## job 5426
==> flow/design.v (excerpt) <==
module sig_altmult_add
(
	input signed [15:0] dataa, datab, datac, datad,
	input 		clock, aclr,
	output reg 	[32:0] result
);
	reg signed	[15:0] dataa_reg, datab_reg, datac_reg, datad_reg;
	reg signed	[31:0] mult0_result, mult1_result;
	always @ (posedge clock or posedge aclr) begin
    	if (aclr) begin
			dataa_reg <= {16{1'b0}};
			datab_reg <= {16{1'b0}};
			datac_reg <= {16{1'b0}};
			datad_reg <= {16{1'b0}};
			mult0_result <= {32{1'b0}};
			mult1_result <= {32{1'b0}};
			result <= {33{1'b0}};
		end
		else begin
			dataa_reg <= dataa;
			datab_reg <= datab;
			datac_reg <= datac;
			datad_reg <= datad;
			mult0_result <= dataa_reg * datab_reg;
			mult1_result <= datac_reg * datad_reg;
			result <= mult0_result + mult1_result;
		end
	end
endmodule
For scale: about 2600 cells after synthesis, about 160 flip-flops, about 99 I/O pins, about 0.026 sq mm of cells after synthesis.
clock: 6.34 ns
lec_check: 0
cap_margin: 10
cell_pad_in_sites_detail_placement: 0
core_margin: 2
core_utilization: 72
cts_cluster_diameter: 79
cts_cluster_size: 35
gpl_routability_driven: 1
max_routing_layer: met5
min_routing_layer: met1
place_density: 0.42
setup_slack_margin: 1.82
slew_margin: 20
run.sh (not shown) runs the stock make flow with config.mk's settings and CLKGATE_MAP_FILE=.
Modified inputs, job 8612 compared to job 5426
==> flow/config.mk <==
export PLATFORM = sky130hd
export DESIGN_NAME = sig_altmult_add
export DESIGN_NICKNAME = sig_altmult_add
export VERILOG_FILES = /design/flow/design.v
export SDC_FILE = /design/flow/constraint.sdc
export NUM_CORES = 4
export LEC_CHECK = 0
export CAP_MARGIN = 20
export CORE_MARGIN = 2
export CORE_UTILIZATION = 20
export SLEW_MARGIN = 20
==> flow/constraint.sdc <==
create_clock -name core_clock -period 10.2 [get_ports {clock}]
set_input_delay 2.0400 -clock core_clock [delete_from_list [all_inputs] [get_ports {clock}]]
set_output_delay 2.0400 -clock core_clock [all_outputs]
set_load 0.01 [all_outputs]
Results
Of job 5426 and job 8612, the run reporting the higher critical path depth was job 8612. Compared with job 5426, in job 8612 fraction of met1 tracks used by global routing decreased by 37 points relative to the old numbers; cell count after placement increased by about 37% relative to the old numbers.
#### Input delta (job 3264 over job 8612)
-- flow/config.mk --
<<< job 8612, line 9
export CORE_MARGIN = 2
export CORE_UTILIZATION = 20
export SLEW_MARGIN = 20
>>> job 3264, line 9
export CORE_MARGIN = 2
export CORE_UTILIZATION = 40
export SLEW_MARGIN = 20
==> flow/constraint.sdc <==
create_clock -name core_clock -period 7.0 [get_ports {clock}]
set_input_delay 1.4000 -clock core_clock [delete_from_list [all_inputs] [get_ports {clock}]]
set_output_delay 1.4000 -clock core_clock [all_outputs]
set_load 0.01 [all_outputs]
==> results <==
Of job 8612 and job 3264, job 8612 shows the lower final clock period utilization by the worst path, with job 3264 above it.
Job 8612 and job 3264 ended up with nearly the same combined area of the multi-input logic cells.
Edits applied to the flow inputs when going from job 3264 to job 8634:
-- flow/config.mk --
<<< job 3264, line 8
export CAP_MARGIN = 20
export CORE_MARGIN = 2
export CORE_UTILIZATION = 40
export SLEW_MARGIN = 20
>>> job 8634, line 8
export CAP_MARGIN = 20
export CORE_ASPECT_RATIO = 0.95
export CORE_MARGIN = 2
export CORE_UTILIZATION = 65
export CTS_CLUSTER_DIAMETER = 229
export CTS_CLUSTER_SIZE = 100
export GPL_ROUTABILITY_DRIVEN = 0
export HOLD_SLACK_MARGIN = 0.16
export SLEW_MARGIN = 20
export TNS_END_PERCENT = 35
==> results <==
Sequential share of cell area, job 8634 and job 3264: larger value in job 8634. Job 3264 reports its slowest cell on the critical path as sky130_fd_sc_hd__dfrtp_1 while job 8634 reports sky130_fd_sc_hd__fa_2. Maximum frequency, job 8634 vs job 3264: up slightly. From job 3264 to job 8634 the numbers moved as follows: core utilization now larger, critical path depth now smaller, worst setup slack now larger. Clock skew: job 8634 vs job 3264 down 0.012 ns.


v32:
The RTL this note starts from:
==> flow/design.v <==
module sig_altmult_add
(
	input signed [15:0] dataa, datab, datac, datad,
	input 		clock, aclr,
	output reg 	[32:0] result
);
	reg signed	[15:0] dataa_reg, datab_reg, datac_reg, datad_reg;
	reg signed	[31:0] mult0_result, mult1_result;
	always @ (posedge clock or posedge aclr) begin
    	if (aclr) begin
			dataa_reg <= {16{1'b0}};
			datab_reg <= {16{1'b0}};
			datac_reg <= {16{1'b0}};
			datad_reg <= {16{1'b0}};
			mult0_result <= {32{1'b0}};
			mult1_result <= {32{1'b0}};
			result <= {33{1'b0}};
		end
		else begin
			dataa_reg <= dataa;
			datab_reg <= datab;
			datac_reg <= datac;
			datad_reg <= datad;
			mult0_result <= dataa_reg * datab_reg;
			mult1_result <= datac_reg * datad_reg;
			result <= mult0_result + mult1_result;
		end
	end
endmodule
Settings: LEC_CHECK=0, ABC_AREA=1, CAP_MARGIN=20, CORE_MARGIN=2, CORE_UTILIZATION=72, CTS_CLUSTER_DIAMETER=300, CTS_CLUSTER_SIZE=99, SETUP_SLACK_MARGIN=-0.33, SLEW_MARGIN=20, TNS_END_PERCENT=5; clock period 4.01 ns.
No final results exist for v32, since it was stopped by error GRT-0232 during global routing (5_1_grt).
Edits applied to the flow inputs when going from v32 to v53:
Settings: changing SETUP_SLACK_MARGIN from -0.33 to 0.5; setting PLACE_DENSITY to 0.35 for the first time; setting CORE_ASPECT_RATIO to 0.5 for the first time; setting HOLD_SLACK_MARGIN to 0.3 for the first time; changing CTS_CLUSTER_DIAMETER from 300 to 301.
Notes after the runs:
v53 -> stages 100% | layout checks FAIL | setup timing
Comparing v32 against v53, there is no change at all in async set or reset register ratio after synthesis.
v53 -> v32: count of state elements after synthesis delta 0, exact match
Measured against each other, v32 and v53 differ in site row count, the lower figure coming from v53.
As of v53, height of the die had fallen by more than a quarter compared to v32.
On core footprint, v32 tracks v53 almost exactly.
Comparing v32 against v53, there is no change at all in number of nets at floorplan.
Sort v32 and v53 by HPWL reported at the end of detailed placement, ascending, and v53 comes first.
The die footprint on v53 is in line with that on v32.
Comparing v32 and v53, the higher number of gates resized after CTS was measured on v53.
Diff v32 -> v53: die extent in x rose 82 um, maximum buffer depth of the clock tree essentially unchanged.
Relative to v53, the following input files were edited for v5:
Settings: CORE_ASPECT_RATIO no longer set, was 0.5; PLACE_DENSITY no longer set, was 0.35; CTS_CLUSTER_SIZE no longer set, was 99; TNS_END_PERCENT no longer set, was 5; CTS_CLUSTER_DIAMETER now 245, was 301; PLACE_DENSITY_LB_ADDON now 0.01, previously not set; HOLD_SLACK_MARGIN no longer set, was 0.3; SETUP_SLACK_MARGIN no longer set, was 0.5; the clock period (ns, I/O delays scaled along) now 5.16, was 4.01.
--- outcome ---
v5 did not finish; a tool error ended it in global routing (5_1_grt). v5 ended with more starting density of the core than v53. Global placer's final weighted congestion essentially unchanged between v53 and v5. Compared with v53, in v5 post-detailed-placement half-perimeter wirelength moved up; count of cells resized by post-cts repair grew by about 100%; area enclosed by the die boundary stayed essentially flat; number of placed instances, taps included went down about 1.2%. Number of buffers inserted to repair setup after CTS, v5 and v53: higher on v5. Between v5 and v53, the core area figures differ only marginally.
Setup changes, v5 to v39
Settings: CTS_CLUSTER_DIAMETER removed (was 245); ABC_AREA removed (was 1); PLACE_DENSITY_LB_ADDON removed (was 0.01); CORE_UTILIZATION changed from 72 to 36; the clock period (ns, I/O delays scaled along) changed from 5.16 to 6.78.
[summary]
v39 completed; timing, DRC and antenna clean. Relative to v5, total die area has increased by 80% in v39. [v39] half-perimeter wire length of the detailed placement result fell 20 mm relative to v5. Looking only at adder-cell share of the synthesized area, and setting everything else aside, the higher value of v39 and v5 goes to v39. When v39 is set beside v5, its AND-OR/OR-AND share of the synthesized area turns out to be 4.0 points larger. Delta (v39 minus v5): share of synthesized cell area in and, or, nand and nor gates now smaller, placeable core region now larger, total placed cells including tap cells now smaller. Between v39 and v5, the multiplexer share of the synthesized area is higher for v39. On quantity of gates resized following cts, the lower figure sits with v39, not v5.
Input changes introduced in v26 (baseline for comparison: v39):
Settings: CORE_UTILIZATION: 36 -> 72; PLACE_DENSITY_LB_ADDON: unset -> 0.01; the clock period (ns, I/O delays scaled along): 6.78 -> 5.92.
Results
Re setup slack: v39 and v26 aren't equal, and the lower value belongs to v26. Cmp v39 and v26 / die outline area / lower: v26. No crash in v26: every stage finished, but the layout fails its final checks due to setup timing. The core of v26 is more densely filled than that of v39.
Here is what was changed in the inputs of v4 compared with v26.
Settings: setting CTS_CLUSTER_DIAMETER to 198 for the first time; setting ABC_AREA to 1 for the first time; setting SETUP_SLACK_MARGIN to 0.51 for the first time; setting CTS_CLUSTER_SIZE to 47 for the first time; changing the clock period (ns, I/O delays scaled along) from 5.92 to 4.75.
[summary]
- Status(v4) = ERROR, stage = global routing (5_1_grt)
- Lower number of nets produced by synthesis among v26 and v4: v26
- Area of the synthesized netlist per yosys stat (v4 vs. v26) increases by more than 10%
- Looking at post-DP HPWL across both flows, v4 is the weaker of the two, with v26 ahead.


RTL: the design.v shown in full above, as it stands there.
clock: 5.85 ns
lec_check: 0
cap_margin: 20
core_margin: 2
core_utilization: 72
cts_cluster_diameter: 198
cts_cluster_size: 47
place_density_lb_addon: 0.01
slew_margin: 20
The first run finished but fails on antenna rules, setup timing.
Next try:
- CORE_UTILIZATION: 72 -> 59
- CTS_CLUSTER_DIAMETER: 198 -> default
- CTS_CLUSTER_SIZE: 47 -> default
- PLACE_DENSITY_LB_ADDON: 0.01 -> default
- clock period: 5.85 -> 4.63 ns (I/O delays scaled with it)
Result: The changed run reached the layout checks and failed them: setup timing; wire length is lower by 6.5%; final area climbs by 7.2%; fmax grows by 3.1%.
Next try:
- CORE_UTILIZATION: 59 -> 40
- clock period: 4.63 -> 6.78 ns (I/O delays scaled with it)
=> Now the flow ran to the end with no violations; hold slack degrades by 0.0045 ns; routed wire length fell by 6.9%; final cell count drops by 3.9%; core utilization drops by 32 points; clock-buffer cell count came out higher by 1; setup slack is better by 1.6 ns; die size climbs by about 47%.


Starts from the design.v that is shown in full above.
clock: 4.01 ns
lec_check: 0
abc_area: 1
cap_margin: 20
core_aspect_ratio: 0.5
core_margin: 2
core_utilization: 72
cts_cluster_diameter: 301
cts_cluster_size: 99
place_density: 0.35
setup_slack_margin: -0.4
slew_margin: 20
tns_end_percent: 5
The first run reached the layout checks and failed them: setup timing.
Edit:
ABC_AREA = not set   (was 1)
CORE_ASPECT_RATIO = not set   (was 0.5)
CTS_CLUSTER_DIAMETER = not set   (was 301)
CTS_CLUSTER_SIZE = not set   (was 99)
PLACE_DENSITY = not set   (was 0.35)
PLACE_DENSITY_LB_ADDON = 0.01   (was not set)
SETUP_SLACK_MARGIN = 1.68   (was -0.4)
clock period = 5.92 ns   (was 4.01 ns; I/O delays follow)
After rerunning: The new run finished but failed the layout checks on setup timing. Setup slack improves by 1.9 ns. Clock skew drops by 0.019 ns. Utilization went down by 3.6 points. Wire length drops by 40%. Non-clock buffer count came out lower by 149.
Edit:
ABC_AREA = 1   (was not set)
CTS_CLUSTER_DIAMETER = 213   (was not set)
SETUP_SLACK_MARGIN = not set   (was 1.68)
TNS_END_PERCENT = not set   (was 5)
clock period = 5.14 ns   (was 5.92 ns; I/O delays follow)
The changed run stopped in global routing.
Synthesized area went up by about 10%.
Die area went up by 10%.
Synthesized cell count went up by about 40%.
Edit:
ABC_AREA = not set   (was 1)
CTS_CLUSTER_DIAMETER = 362   (was 213)
CTS_CLUSTER_SIZE = 47   (was not set)
clock period = 5.43 ns   (was 5.14 ns; I/O delays follow)
Effect:
- The changed run finished with setup timing left
- area after synthesis came out lower by 9.3%
- synthesized cell count fell by 28%
- die area shrinks by 9.1%


## run 2
RTL: the design.v shown in full above, as it stands there.
Settings: LEC_CHECK=0, CAP_MARGIN=10, CELL_PAD_IN_SITES_DETAIL_PLACEMENT=0, CORE_MARGIN=5, CORE_UTILIZATION=47, CTS_CLUSTER_DIAMETER=79, GPL_ROUTABILITY_DRIVEN=1, GPL_TIMING_DRIVEN=0, HOLD_SLACK_MARGIN=0.23, MAX_ROUTING_LAYER=met4, MIN_ROUTING_LAYER=met2, PLACE_DENSITY_LB_ADDON=0.1, SETUP_SLACK_MARGIN=0.72, SLEW_MARGIN=20; clock period 5.24 ns.
[run 2] flow finished | final checks: failed | reasons: negative setup slack
diff inputs: run 2 => run 3
# run 2
export LEC_CHECK = 0
export CAP_MARGIN = 10
export CELL_PAD_IN_SITES_DETAIL_PLACEMENT = 0
export CORE_MARGIN = 5
export CORE_UTILIZATION = 47
export CTS_CLUSTER_DIAMETER = 79
export GPL_ROUTABILITY_DRIVEN = 1
export GPL_TIMING_DRIVEN = 0
export HOLD_SLACK_MARGIN = 0.23
export MAX_ROUTING_LAYER = met4
export MIN_ROUTING_LAYER = met2
export PLACE_DENSITY_LB_ADDON = 0.1
export SETUP_SLACK_MARGIN = 0.72
export SLEW_MARGIN = 20
create_clock -name core_clock -period 5.24 [get_ports {clock}]
# run 3
export LEC_CHECK = 0
export ABC_AREA = 1
export CAP_MARGIN = 10
export CELL_PAD_IN_SITES_DETAIL_PLACEMENT = 0
export CELL_PAD_IN_SITES_GLOBAL_PLACEMENT = 3
export CORE_ASPECT_RATIO = 0.5
export CORE_MARGIN = 2
export CORE_UTILIZATION = 34
export CTS_CLUSTER_DIAMETER = 266
export CTS_CLUSTER_SIZE = 100
export GPL_ROUTABILITY_DRIVEN = 0
export MAX_ROUTING_LAYER = met5
export MIN_ROUTING_LAYER = met1
export PLACE_DENSITY_LB_ADDON = 0.3
export SETUP_SLACK_MARGIN = -0.52
export SLEW_MARGIN = 20
export TNS_END_PERCENT = 10
create_clock -name core_clock -period 5.24 [get_ports {clock}]
Results
The flow for run 2 finished, though final verification flagged negative setup slack.
Complete run, failing final checks: run 3, reason negative setup slack.
The worst hold slack reported for run 3 is greater than that of run 2 by 0.056 ns.
Run 2 → run 3: number of vias after detailed routing went down by 12%, number of gates on the worst path with buffers counted went down by 4.8%, setup TNS after final layout went up by 15.21 ns.


== build 77 ==
RTL: the design.v shown in full above, as it stands there.
Settings: LEC_CHECK=0, CAP_MARGIN=20, CORE_ASPECT_RATIO=0.95, CORE_MARGIN=2, CORE_UTILIZATION=45, CTS_CLUSTER_DIAMETER=305, CTS_CLUSTER_SIZE=100, HOLD_SLACK_MARGIN=0.16, PLACE_DENSITY=0.91, SLEW_MARGIN=20, TNS_END_PERCENT=35; clock period 7.0 ns.
Modified inputs, build 20 compared to build 77
- CTS_CLUSTER_SIZE changed from 100 to 21
- CORE_UTILIZATION changed from 45 to 40
- ABC_AREA newly set to 0
- PLACE_DENSITY removed (was 0.91)
- HOLD_SLACK_MARGIN removed (was 0.16)
- CELL_PAD_IN_SITES_DETAIL_PLACEMENT newly set to 0
- SLEW_MARGIN changed from 20 to 10
- CTS_CLUSTER_DIAMETER removed (was 305)
- CAP_MARGIN changed from 20 to 5
- CORE_MARGIN changed from 2 to 3
- GPL_TIMING_DRIVEN newly set to 1
- CORE_ASPECT_RATIO changed from 0.95 to 1.02
- TNS_END_PERCENT changed from 35 to 45
[summary]
Diff build 77 -> build 20 | final non-filler cell total | up by a few percent
| fraction of area in clock buffers and inverters | build 20 vs build 77 | ≈ equal |
Build 77 reports its uppermost signal routing layer after detailed routing as met5 while build 20 reports met4.
Per the comparison of build 20 with build 77, number of global-route vias before repair saw a decrease; sum of met2 wire segment lengths after detailed routing shows a reduction of 3.8%; final clock skew increased by 0.0044 ns relative to the old numbers; worst setup slack ~0 delta.
Input-level comparison between build 10 and build 20:
- putting GPL_ROUTABILITY_DRIVEN at 0 where nothing was set
- swapping 3 for 2 in CORE_MARGIN
- swapping 10 for 20 in SLEW_MARGIN
- swapping 40 for 45 in CORE_UTILIZATION
- swapping 5 for 20 in CAP_MARGIN
- putting CTS_CLUSTER_DIAMETER at 140 where nothing was set
- clearing ABC_AREA, which used to be 0
- clearing CELL_PAD_IN_SITES_DETAIL_PLACEMENT, which used to be 0
- clearing GPL_TIMING_DRIVEN, which used to be 1
- swapping 45 for 35 in TNS_END_PERCENT
- swapping 21 for 100 in CTS_CLUSTER_SIZE
- swapping 1.02 for 0.5 in CORE_ASPECT_RATIO
- putting HOLD_SLACK_MARGIN at 0.16 where nothing was set
Results
- The final layouts of build 20 and build 10 pass the timing, design-rule and antenna checks.
- Build 20 has a lower starting utilization of the core area than build 10.
- Build 20 and build 10 ended up with nearly the same post-layout instance area.
- Cells: build 10 has fewer instances than build 20
- Fraction of area in clock buffers and inverters delta (build 20 -> build 10): insignificant
- The chip area number comes out higher for build 20 vs build 10.
- Maximum number of pins on one net before global-route repair, build 10 vs build 20: up by more than 10%
- Diff build 20 and build 10: global-route usage lower in build 20
Input changes introduced in build 62 (baseline for comparison: build 10):
- CELL_PAD_IN_SITES_GLOBAL_PLACEMENT newly set to 1
- GPL_ROUTABILITY_DRIVEN removed (was 0)
- CORE_ASPECT_RATIO changed from 0.5 to 1.02
- CELL_PAD_IN_SITES_DETAIL_PLACEMENT newly set to 0
- CTS_CLUSTER_DIAMETER removed (was 140)
- TNS_END_PERCENT changed from 35 to 45
- CAP_MARGIN changed from 20 to 5
- SLEW_MARGIN changed from 20 to 10
- CORE_UTILIZATION changed from 45 to 24
- CORE_MARGIN changed from 2 to 3
- ABC_AREA newly set to 1
- CTS_CLUSTER_SIZE changed from 100 to 21
- GPL_TIMING_DRIVEN newly set to 1
- HOLD_SLACK_MARGIN removed (was 0.16)
Notes after the runs:
Build 62 has completed all stages; timing, DRC and antenna checks passed.
In the metrics for build 62 and build 10, the one carrying the higher area share of and-or/or-and cells after synthesis is build 10.
Comparing build 62 and build 10, the lower area of the synthesized netlist per yosys stat was measured on build 10.
Relative to build 10, the area of the mapped netlist measured on build 62 has increased by more than 10%.
Synthesized cell count went up by more than a quarter going from build 10 to build 62.
Relative to build 10, floorplan net count increased by 1,003 in build 62.
Here is what was changed in the inputs of build 61 compared with build 62.
- SLEW_MARGIN now 20, was 10
- CTS_CLUSTER_SIZE now 100, was 21
- HOLD_SLACK_MARGIN now -0.08, previously not set
- GPL_TIMING_DRIVEN no longer set, was 1
- CELL_PAD_IN_SITES_DETAIL_PLACEMENT no longer set, was 0
- CELL_PAD_IN_SITES_GLOBAL_PLACEMENT no longer set, was 1
- CORE_MARGIN now 2, was 3
- CAP_MARGIN now 20, was 5
- TNS_END_PERCENT now 25, was 45
- CTS_CLUSTER_DIAMETER now 259, previously not set
- CORE_UTILIZATION now 45, was 24
- CORE_ASPECT_RATIO now 1.74, was 1.02
==> comparison <==
Fraction of standard cell area that is sequential ends up higher on build 61. The utilization of the core after routing in build 61 sits 22 points above the value recorded for build 62. Going from build 62 to build 61, detailed-route wire length now larger, global-route total usage across every layer now larger.
